==> inputs of trial 88 <==
==> flow/design.v <==
module axi_stream_insert_header #(
    parameter DATA_WD = 32,
    parameter DATA_BYTE_WD = DATA_WD / 8,
    parameter BYTE_CNT_WD = $clog2(DATA_BYTE_WD)
) (
    input clk,
    input rst_n,
    input valid_in,
    input [DATA_WD-1 : 0] data_in,
    input [DATA_BYTE_WD-1 : 0] keep_in,
    input last_in,
    output ready_in,
    output valid_out,
    output [DATA_WD-1 : 0] data_out,
    output [DATA_BYTE_WD-1 : 0] keep_out,
    output last_out,
    input ready_out,
    input valid_insert,
    input [DATA_WD-1 : 0] header_insert,
    input [DATA_BYTE_WD-1 : 0] keep_insert,
    input [BYTE_CNT_WD : 0] byte_insert_cnt,
    output ready_insert
);
function [BYTE_CNT_WD:0]count_1;
    input [DATA_BYTE_WD-1:0] data_in;
    reg [BYTE_CNT_WD:0]cnt,n;
begin
    cnt=0;
    for (n=0;n<DATA_BYTE_WD; n=n+1) begin
        if(data_in[n])
            cnt = cnt+1'b1; 
            count_1 =cnt;
    end
end
endfunction
localparam IDEL = 4'b0001;
localparam HAEDER_INSERT = 4'b0010;
localparam WAIT = 4'b0100;
localparam IN_OUT = 4'b1000;
reg [3:0] current_state;
reg [3:0] next_state;
reg [BYTE_CNT_WD : 0] byte_insert_cnt_temp;
reg [DATA_BYTE_WD-1 : 0] keep_insert_temp;
reg [DATA_WD-1:0] mem [0:4];
reg [1:0] addr_in;
reg [1:0] addr_out;
reg[4:0] cnt_temp;
reg [DATA_BYTE_WD-1 : 0] keepin_last;
wire [BYTE_CNT_WD:0] keepin_last_count;
wire [4:0] out_cnt ;
reg [2*DATA_WD-1 : 0] data_out_reg;
reg [2*DATA_BYTE_WD-1 : 0] keep_out_reg;
reg last_out_reg;
reg [4:0]cnt_out_temp;
    assign keepin_last_count = count_1(keepin_last); 
    assign ready_in = (current_state == HAEDER_INSERT || current_state==IN_OUT)?1'b1:1'b0;
    assign ready_insert = (current_state == IDEL)?1'b1:1'b0;
    assign valid_out = (current_state == IN_OUT)?1'b1:1'b0;
    assign out_cnt = (keepin_last_count+byte_insert_cnt_temp>DATA_BYTE_WD)?cnt_temp+1'b1:cnt_temp; 
    always @(posedge clk or negedge rst_n) begin
        if(!rst_n)begin
            current_state <= IDEL;
        end else begin
            current_state <= next_state;
        end
    end
    always @(*) begin
        next_state = IDEL;
        case (current_state)
            IDEL:begin
                if(valid_insert && ready_insert) 
                    next_state = HAEDER_INSERT;
                else 
                    next_state = IDEL;     
            end
            HAEDER_INSERT:begin
                if(ready_out && addr_in == 2'd3) 
                    next_state = IN_OUT;
                else if(addr_in == 2'd3)
                    next_state = WAIT; 
                else
                    next_state = HAEDER_INSERT;     
            end
            WAIT:begin
                if(valid_in && ready_out) 
                    next_state = IN_OUT;
                else 
                    next_state = WAIT;     
            end
            IN_OUT:begin
                if(last_out) 
                    next_state = IDEL;
                else 
                    next_state = IN_OUT;     
            end
            default: next_state = IDEL;
        endcase    
    end
    always @(posedge clk or negedge rst_n) begin
        if(!rst_n)begin
            byte_insert_cnt_temp <= 'b0;
            keep_insert_temp <= 'b0;
        end else if(valid_insert && ready_insert) begin
            byte_insert_cnt_temp <= byte_insert_cnt; 
            keep_insert_temp <= keep_insert;
        end else begin
            byte_insert_cnt_temp <= byte_insert_cnt_temp;
            keep_insert_temp <= keep_insert_temp;
        end
    end
    integer k;
    always @(posedge clk or negedge rst_n) begin
        if(!rst_n)begin
            addr_in <= 2'd0;
            cnt_temp <= 5'b0;
            keepin_last <= 'b0; 
            for(k=0;k<=4;k=k+1) 
               mem[k] <= 32'b0;        
        end else if(valid_insert && ready_insert && addr_in==2'd0) begin 
            addr_in <= addr_in + 1'b1;
            mem[addr_in] <= header_insert;
            cnt_temp <= 5'b0;
            keepin_last <= 'b0;
        end else if (valid_in && ready_in && last_in) begin 
            addr_in <= addr_in + 1'b1;
            mem[addr_in] <= data_in;
            cnt_temp <= cnt_temp + 1'b1;
            keepin_last <= keep_in;
        end else if (valid_in && ready_in) begin 
            addr_in <= addr_in + 1'b1;
            mem[addr_in] <= data_in;
            cnt_temp <= cnt_temp + 1'b1;
            keepin_last <= keepin_last;
        end else begin
            addr_in <= addr_in;
            cnt_temp <= cnt_temp;
            keepin_last <= keepin_last;
        end
    end
    always @(posedge clk or negedge rst_n) begin
        if(!rst_n)begin
            data_out_reg <= 'b0;
            keep_out_reg <= 'b0;
            last_out_reg <= 1'b0;
            addr_out <= 'b0;
            cnt_out_temp <= 'b0;
        end else if((current_state==HAEDER_INSERT || current_state==WAIT) && next_state == IN_OUT) begin 
            data_out_reg <= {mem[addr_out],mem[addr_out+1]} << (DATA_BYTE_WD - byte_insert_cnt)*8;
            keep_out_reg <= {DATA_BYTE_WD{1'b1}};
            last_out_reg <= 1'b0;
            addr_out <= addr_out + 1'b1;
            cnt_out_temp <= cnt_out_temp+1'b1;
        end else if (valid_out && ready_out) begin
            data_out_reg <= {mem[addr_out],mem[addr_out+1]} << (DATA_BYTE_WD - byte_insert_cnt)*8; 
            addr_out <= addr_out + 1'b1;
            cnt_out_temp <= cnt_out_temp+1'b1;
            if (cnt_out_temp == out_cnt-1'b1) begin
            last_out_reg <= 1'b1;
            keep_out_reg <= {keep_insert_temp,keepin_last} << (DATA_BYTE_WD - byte_insert_cnt);            
            end else begin                                                                                                                                           
            last_out_reg <= 1'b0;
            keep_out_reg <= {DATA_BYTE_WD{1'b1}};               
            end
        end else begin
            data_out_reg <= data_out_reg;
            keep_out_reg <= keep_out_reg;
            last_out_reg <= 1'b0;
            addr_out <= 'b0;
            cnt_out_temp <= 'b0;
        end
    end
    assign data_out = data_out_reg[2*DATA_WD-1:DATA_WD];
    assign keep_out = (out_cnt == cnt_temp)?keep_out_reg[2*DATA_BYTE_WD-1:DATA_BYTE_WD]:keep_out_reg[DATA_BYTE_WD-1:0];
    assign last_out = last_out_reg;
endmodule
==> flow/run.sh <==
#!/bin/bash
# the make line also repeats each setting of config.mk as NAME=value (left out here)
make -C /OpenROAD-flow-scripts/flow DESIGN_CONFIG=/design/flow/config.mk WORK_HOME=/design/flow/orfs CLKGATE_MAP_FILE= finish
==> flow/config.mk <==
export PLATFORM = sky130hd
export DESIGN_NAME = axi_stream_insert_header
export DESIGN_NICKNAME = axi_stream_insert_header
export VERILOG_FILES = /design/flow/design.v
export SDC_FILE = /design/flow/constraint.sdc
export NUM_CORES = 4
export LEC_CHECK = 0
export ABC_AREA = 1
export CAP_MARGIN = 20
export CORE_MARGIN = 2
export CORE_UTILIZATION = 72
export CTS_CLUSTER_DIAMETER = 94
export CTS_CLUSTER_SIZE = 40
export PLACE_DENSITY_LB_ADDON = 0.3
export SETUP_SLACK_MARGIN = -0.27
export SLEW_MARGIN = 20
export TNS_END_PERCENT = 5
==> flow/constraint.sdc <==
create_clock -name core_clock -period 2.83 [get_ports {clk}]
set_input_delay 0.5660 -clock core_clock [delete_from_list [all_inputs] [get_ports {clk}]]
set_output_delay 0.5660 -clock core_clock [all_outputs]
set_load 0.01 [all_outputs]
==> trial 36 (differences from trial 88) <==
==> flow/config.mk (replaced) <==
export PLATFORM = sky130hd
export DESIGN_NAME = axi_stream_insert_header
export DESIGN_NICKNAME = axi_stream_insert_header
export VERILOG_FILES = /design/flow/design.v
export SDC_FILE = /design/flow/constraint.sdc
export NUM_CORES = 4
export LEC_CHECK = 0
export CAP_MARGIN = 30
export CORE_MARGIN = 2
export CORE_UTILIZATION = 70
export PLACE_DENSITY = 0.6
export SLEW_MARGIN = 20
==> flow/constraint.sdc (replaced) <==
create_clock -name core_clock -period 3.54 [get_ports {clk}]
set_input_delay 0.7080 -clock core_clock [delete_from_list [all_inputs] [get_ports {clk}]]
set_output_delay 0.7080 -clock core_clock [all_outputs]
set_load 0.01 [all_outputs]
==> trial 6 (differences from trial 88) <==
==> flow/config.mk (replaced) <==
export PLATFORM = sky130hd
export DESIGN_NAME = axi_stream_insert_header
export DESIGN_NICKNAME = axi_stream_insert_header
export VERILOG_FILES = /design/flow/design.v
export SDC_FILE = /design/flow/constraint.sdc
export NUM_CORES = 4
export LEC_CHECK = 0
export ABC_AREA = 1
export CAP_MARGIN = 30
export CORE_MARGIN = 2
export CORE_UTILIZATION = 70
export PLACE_DENSITY = 0.74
export SLEW_MARGIN = 20
==> flow/constraint.sdc (replaced) <==
create_clock -name core_clock -period 3.65 [get_ports {clk}]
set_input_delay 0.7300 -clock core_clock [delete_from_list [all_inputs] [get_ports {clk}]]
set_output_delay 0.7300 -clock core_clock [all_outputs]
set_load 0.01 [all_outputs]
==> notes <==
- Die size: trial 6 > trial 88 > trial 36.
- In trial 88 the first-iteration DRC count is smaller than in trial 36, by about 4%.
- Of trial 88 and trial 6, trial 88 has the higher global-route usage (gap 3.2 points).
- Against trial 6, the critical path depth of trial 36 is lower by 2.
- The lowest core utilization belongs to trial 6, the highest to trial 36.
- Trial 6 finished but fails on negative setup slack. Trial 88 ran to the end with violations: negative setup slack. Trial 36 finished but failed the layout checks on negative setup slack.
- Synthesized area: trial 36 is lower than trial 6 (about 7%).
- Against trial 6, the sequential power of trial 88 is higher by 31%.
- Between trial 36 and trial 6, the lower final cell count is in trial 36 (gap about 20%, measured against trial 6).
- The lowest sequential share of layout area belongs to trial 88, the highest to trial 36.
- Count of clock-buffer cells in the layout: trial 88 is lower than trial 6 (1).
==> figures <==
| item | trial 36 | trial 6 | trial 88 |
|---|---|---|---|
| Run status | complete, but fails checks | complete, but fails checks | complete, but fails checks |
| Reasons for failing layout checks | negative setup slack | negative setup slack | negative setup slack |
| Postcts setup bufs | 10 | 1 | 2 |
| Complex-gate fraction of the synthesized area | 27.2% | 18.1% | 18.1% |
| Mapped Cells | 1276 | 1737 | 1737 |
| Non-Clock Inverter Count | 39 | 165 | 165 |
| Clock latency (worst-skew pair) | 0.46 ns | 0.45 ns | 0.46 ns |
| Seq. pwr | 4.22 mW | 3.92 mW | 5.14 mW |
| Sum of negative setup slack | -4.53 ns | -0.382 ns | -9.03 ns |
| Share of the synthesized netlist area taken by xor and xnor gates | 1.53% | 0.704% | 0.704% |
| Signal buffers share of area | 14.3% | 11.0% | 12.5% |
| Multi-In Gates | 934 | 1264 | 1264 |
| Final #Nets | 1501 | 1914 | 1928 |
| Endpoints failing setup | 13 | 4 | 18 |
| Count of instances resized after the clock tree is built | 43 | 32 | 37 |
| Fraction of post-synthesis cell area in the top cell type by area | 43.2% | 40.2% | 40.2% |
| Tally of clock buffers in the finished layout | 18 | 19 | 18 |
| Number of DRC markers after the initial detailed-route iteration | 3059 | 2088 | 2939 |
| Worst path slowest cell | dfrtp_1 | fa_1 | fa_1 |
| Final Power | 15.7 mW | 14.8 mW | 19.5 mW |
| Core Density at Floorplan | 71.8% | 71.2% | 73.7% |
| Footprint of the multi-input gates | 6030 µm² | 6340 µm² | 6320 µm² |

* * *

==> run X <==
// axi_stream_insert_header: RTL as listed in full above, without the edits since
export LEC_CHECK = 0
export CAP_MARGIN = 20
export CORE_ASPECT_RATIO = 0.5
export CORE_MARGIN = 2
export CORE_UTILIZATION = 25
export CTS_CLUSTER_DIAMETER = 338
export CTS_CLUSTER_SIZE = 100
export PLACE_DENSITY = 0.89
export SLEW_MARGIN = 20
export TNS_END_PERCENT = 20
create_clock -name core_clock -period 5.5 [get_ports {clk}]
run.sh (not shown) runs the stock make flow with config.mk's settings and CLKGATE_MAP_FILE=.
==> inputs of run G, as changes to run X <==
==> flow/config.mk (replaced) <==
export PLATFORM = sky130hd
export DESIGN_NAME = axi_stream_insert_header
export DESIGN_NICKNAME = axi_stream_insert_header
export VERILOG_FILES = /design/flow/design.v
export SDC_FILE = /design/flow/constraint.sdc
export NUM_CORES = 4
export LEC_CHECK = 0
export CAP_MARGIN = 20
export CORE_MARGIN = 2
export CORE_UTILIZATION = 63
export CTS_CLUSTER_DIAMETER = 345
export CTS_CLUSTER_SIZE = 17
export PLACE_DENSITY = 0.6
export SLEW_MARGIN = 20
==> flow/constraint.sdc (replaced) <==
create_clock -name core_clock -period 3.64 [get_ports {clk}]
set_input_delay 0.7280 -clock core_clock [delete_from_list [all_inputs] [get_ports {clk}]]
set_output_delay 0.7280 -clock core_clock [all_outputs]
set_load 0.01 [all_outputs]
==> inputs of run E, as changes to run X <==
==> flow/config.mk (replaced) <==
export PLATFORM = sky130hd
export DESIGN_NAME = axi_stream_insert_header
export DESIGN_NICKNAME = axi_stream_insert_header
export VERILOG_FILES = /design/flow/design.v
export SDC_FILE = /design/flow/constraint.sdc
export NUM_CORES = 4
export LEC_CHECK = 0
export CAP_MARGIN = 20
export CORE_MARGIN = 2
export CORE_UTILIZATION = 66
export PLACE_DENSITY = 0.6
export SLEW_MARGIN = 20
==> flow/constraint.sdc (replaced) <==
create_clock -name core_clock -period 4.29 [get_ports {clk}]
set_input_delay 0.8580 -clock core_clock [delete_from_list [all_inputs] [get_ports {clk}]]
set_output_delay 0.8580 -clock core_clock [all_outputs]
set_load 0.01 [all_outputs]
==> inputs of run F, as changes to run X <==
==> flow/config.mk (replaced) <==
export PLATFORM = sky130hd
export DESIGN_NAME = axi_stream_insert_header
export DESIGN_NICKNAME = axi_stream_insert_header
export VERILOG_FILES = /design/flow/design.v
export SDC_FILE = /design/flow/constraint.sdc
export NUM_CORES = 4
export LEC_CHECK = 0
export ABC_AREA = 1
export CAP_MARGIN = 5
export CELL_PAD_IN_SITES_DETAIL_PLACEMENT = 1
export CELL_PAD_IN_SITES_GLOBAL_PLACEMENT = 3
export CORE_MARGIN = 2
export CORE_UTILIZATION = 40
export CTS_CLUSTER_DIAMETER = 376
export CTS_CLUSTER_SIZE = 32
export GPL_ROUTABILITY_DRIVEN = 0
export GPL_TIMING_DRIVEN = 1
export HOLD_SLACK_MARGIN = 0.12
export MAX_ROUTING_LAYER = met5
export PLACE_DENSITY_LB_ADDON = 0.27
export SETUP_SLACK_MARGIN = -0.2
export SLEW_MARGIN = 5
export TNS_END_PERCENT = 10
==> summary of the runs <==
- Run X completed with no timing, DRC or antenna violations. Run G finished but fails on negative setup slack. Run F stopped in 3_3_place_gp. Run E finished clean.
- Power, lowest first: run X, run E, run G.
- Core utilization, lowest first: run X, run G, run E.
- In run G the worst setup slack is worse than in run X, by 830 ps.
- Flip-flop count is the same in run G and run X.
- Of run X and run G, run X has the higher wire length (gap 3.4%, measured against run G).
- Sequential power: run E is smaller than run G (15%).
- The lowest register-to-register slack belongs to run G, the highest to run X.
==> figures <==
Number of well taps: run F -; run G 229; run E 225; run X 598
XOR/XNOR Fraction of Synth Area: run F 0.00704; run G 0.0153; run E 0.0153; run X 0.0153
Maximum number of pins on one net before global-route repair: run F -; run G 108; run E 113; run X 130
Summed negative setup slack over all endpoints: run F -; run G -1670 ps; run E 0 ps; run X 0 ps
Status: run F did not finish; run G failed layout checks; run E no timing/DRC/antenna violations; run X no timing/DRC/antenna violations
Last stage reached: run F 3_3_place_gp; run G -; run E -; run X -
Reasons for failing layout checks: run F -; run G negative setup slack; run E -; run X -
DIE AREA: run F 32,100 µm²; run G 19,200 µm²; run E 18,300 µm²; run X 47,400 µm²
Clock-pin slew on the worst setup and hold paths: run F -; run G 80 ps; run E 80 ps; run X 80 ps
Crit path DRT: run F -; run G 2910 ps; run E 3430 ps; run X 4400 ps
GRT met2 Usage: run F -; run G 0.565; run E 0.577; run X 0.260
Core area: run F 30,400 µm²; run G 17,800 µm²; run E 17,100 µm²; run X 45,100 µm²
Detailed-routing iteration count for the pre-antenna-repair pass: run F -; run G 9; run E 10; run X 10
Met2 wire length: run F -; run G 15,900 µm; run E 15,500 µm; run X 17,800 µm
Source-to-sink clock delay at the later pin of the worst-skew pair: run F -; run G 460 ps; run E 450 ps; run X 460 ps
Sequential cell count: run F -; run G 198; run E 198; run X 198
Post-route worst setup slack: run F -; run G -427 ps; run E 104 ps; run X 407 ps

* * *

==> quartz <==
RTL: the design.v shown in full above, as it stands there.
clock: 5.5 ns
lec_check: 0
cap_margin: 5
cell_pad_in_sites_detail_placement: 1
cell_pad_in_sites_global_placement: 1
core_margin: 2
core_utilization: 40
cts_cluster_diameter: 376
gpl_routability_driven: 0
gpl_timing_driven: 0
hold_slack_margin: 0.12
max_routing_layer: met4
place_density_lb_addon: 0.05
slew_margin: 40
tns_end_percent: 10
==> inputs of ember, as changes to quartz <==
Settings changed: ABC_AREA set to 1, CAP_MARGIN 5 to 0, CELL_PAD_IN_SITES_DETAIL_PLACEMENT 1 to not set, CELL_PAD_IN_SITES_GLOBAL_PLACEMENT 1 to not set, CORE_UTILIZATION 40 to 70, CTS_CLUSTER_DIAMETER 376 to not set, GPL_ROUTABILITY_DRIVEN 0 to not set, GPL_TIMING_DRIVEN 0 to not set, HOLD_SLACK_MARGIN 0.12 to not set, MAX_ROUTING_LAYER met4 to not set, PLACE_DENSITY set to 0.74, PLACE_DENSITY_LB_ADDON 0.05 to not set, SETUP_SLACK_MARGIN set to 0.94, SLEW_MARGIN 40 to 20, TNS_END_PERCENT 10 to not set.
==> flow/constraint.sdc (replaced) <==
create_clock -name core_clock -period 3.65 [get_ports {clk}]
set_input_delay 0.7300 -clock core_clock [delete_from_list [all_inputs] [get_ports {clk}]]
set_output_delay 0.7300 -clock core_clock [all_outputs]
set_load 0.01 [all_outputs]
==> inputs of violet, as changes to quartz <==
Settings changed: ABC_AREA set to 0, CAP_MARGIN 5 to 20, CELL_PAD_IN_SITES_DETAIL_PLACEMENT 1 to not set, CELL_PAD_IN_SITES_GLOBAL_PLACEMENT 1 to not set, CORE_UTILIZATION 40 to 21, CTS_CLUSTER_DIAMETER 376 to not set, GPL_ROUTABILITY_DRIVEN 0 to not set, GPL_TIMING_DRIVEN 0 to not set, HOLD_SLACK_MARGIN 0.12 to not set, MAX_ROUTING_LAYER met4 to not set, PLACE_DENSITY set to 0.6, PLACE_DENSITY_LB_ADDON 0.05 to not set, SETUP_SLACK_MARGIN set to 1.02, SLEW_MARGIN 40 to 20, TNS_END_PERCENT 10 to 95.
==> inputs of yarrow, as changes to quartz <==
Settings changed: ABC_AREA set to 1, CAP_MARGIN 5 to 25, CELL_PAD_IN_SITES_GLOBAL_PLACEMENT 1 to 3, CTS_CLUSTER_SIZE set to 32, GPL_TIMING_DRIVEN 0 to 1, MAX_ROUTING_LAYER met4 to met5, PLACE_DENSITY_LB_ADDON 0.05 to 0.27, SETUP_SLACK_MARGIN set to -0.2, SLEW_MARGIN 40 to 5.
==> run_results.csv <==
group,metric,value,unit
run_status,status,"finished with violations",
run_status,failed_checks,"setup timing",
clock_network,cts_tree,"yes",
sta,setup_slack,-207,ps
power,power_frac_seq,0.247,
clock_network,cts_sinks,198,
logic_synthesis,synthTopLogicFamily,"simple AND/OR/NAND/NOR gates",
global_route,met2_usage,0.701,
detailed_routing,antennaDiodeCount,0,
logic_synthesis,synthCells,1737,
placed_design,placed_cells,2009,
power,pg_comb,10.2,mW
worst_setup_path,cp-endpoint,"keep_out[2]",
sta,finalSetupViolCount,10,
Source of the figures above: ember

==> run_results.csv <==
group,metric,value,unit
logic_synthesis,synthTopLogicFamily,"AND-OR/OR-AND gates",
run_status,status,"no timing/DRC/antenna violations",
power,p_int,4.86,mW
clock_network,cts_tree,"yes",
clock_network,cts_sinks,198,
sta,setup_slack,1060,ps
logic_synthesis,synth_cell_types,68,
job,timing.max_cap.violations,0,
worst_hold_path,min_to,"mem[0][7]$_DFFE_PN0P_",
power,power_frac_seq,0.296,
detailed_routing,antennaDiodeCount,0,
global_route,met2_usage,0.218,
worst_setup_path,cp-endpoint,"keep_out[1]",
sta,finalSetupViolCount,0,
Source of the figures above: violet

==> run_results.csv <==
group,metric,value,unit
clock_network,cts_sinks,198,
worst_setup_path,cp-endpoint,"data_out_reg[59]$_DFFE_PN0P_",
power,pg_comb,5.13,mW
global_route,met2_usage,0.507,
run_status,status,"no timing/DRC/antenna violations",
placed_design,placed_cells,1775,
clock_network,cts_tree,"yes",
sta,setup_slack,224,ps
Source of the figures above: quartz

==> run_results.csv <==
group,metric,value,unit
logic_synthesis,synthTopLogicFamily,"simple AND/OR/NAND/NOR gates",
logic_synthesis,synthCells,1737,
run_status,status,"did not finish",
run_status,lastStage,"global placement",
logic_synthesis,mux_share,0.00418,
run_status,stop_error,"[ERROR FLW-0024] Place density exceeds 1.0 (current PLACE_DENSITY_LB_ADDON =  0.27). Please check if the value of  PLACE_DENSITY_LB_ADDON is between 0 and 0.99.",
logic_synthesis,yosys-top-cells-count,"nand2_1 (556), dfrtp_1 (197), o21ai_0 (191)",
logic_synthesis,ys_sh_adder,0.0220,
Source of the figures above: yarrow

Power is estimated from default activity; no workload was simulated.
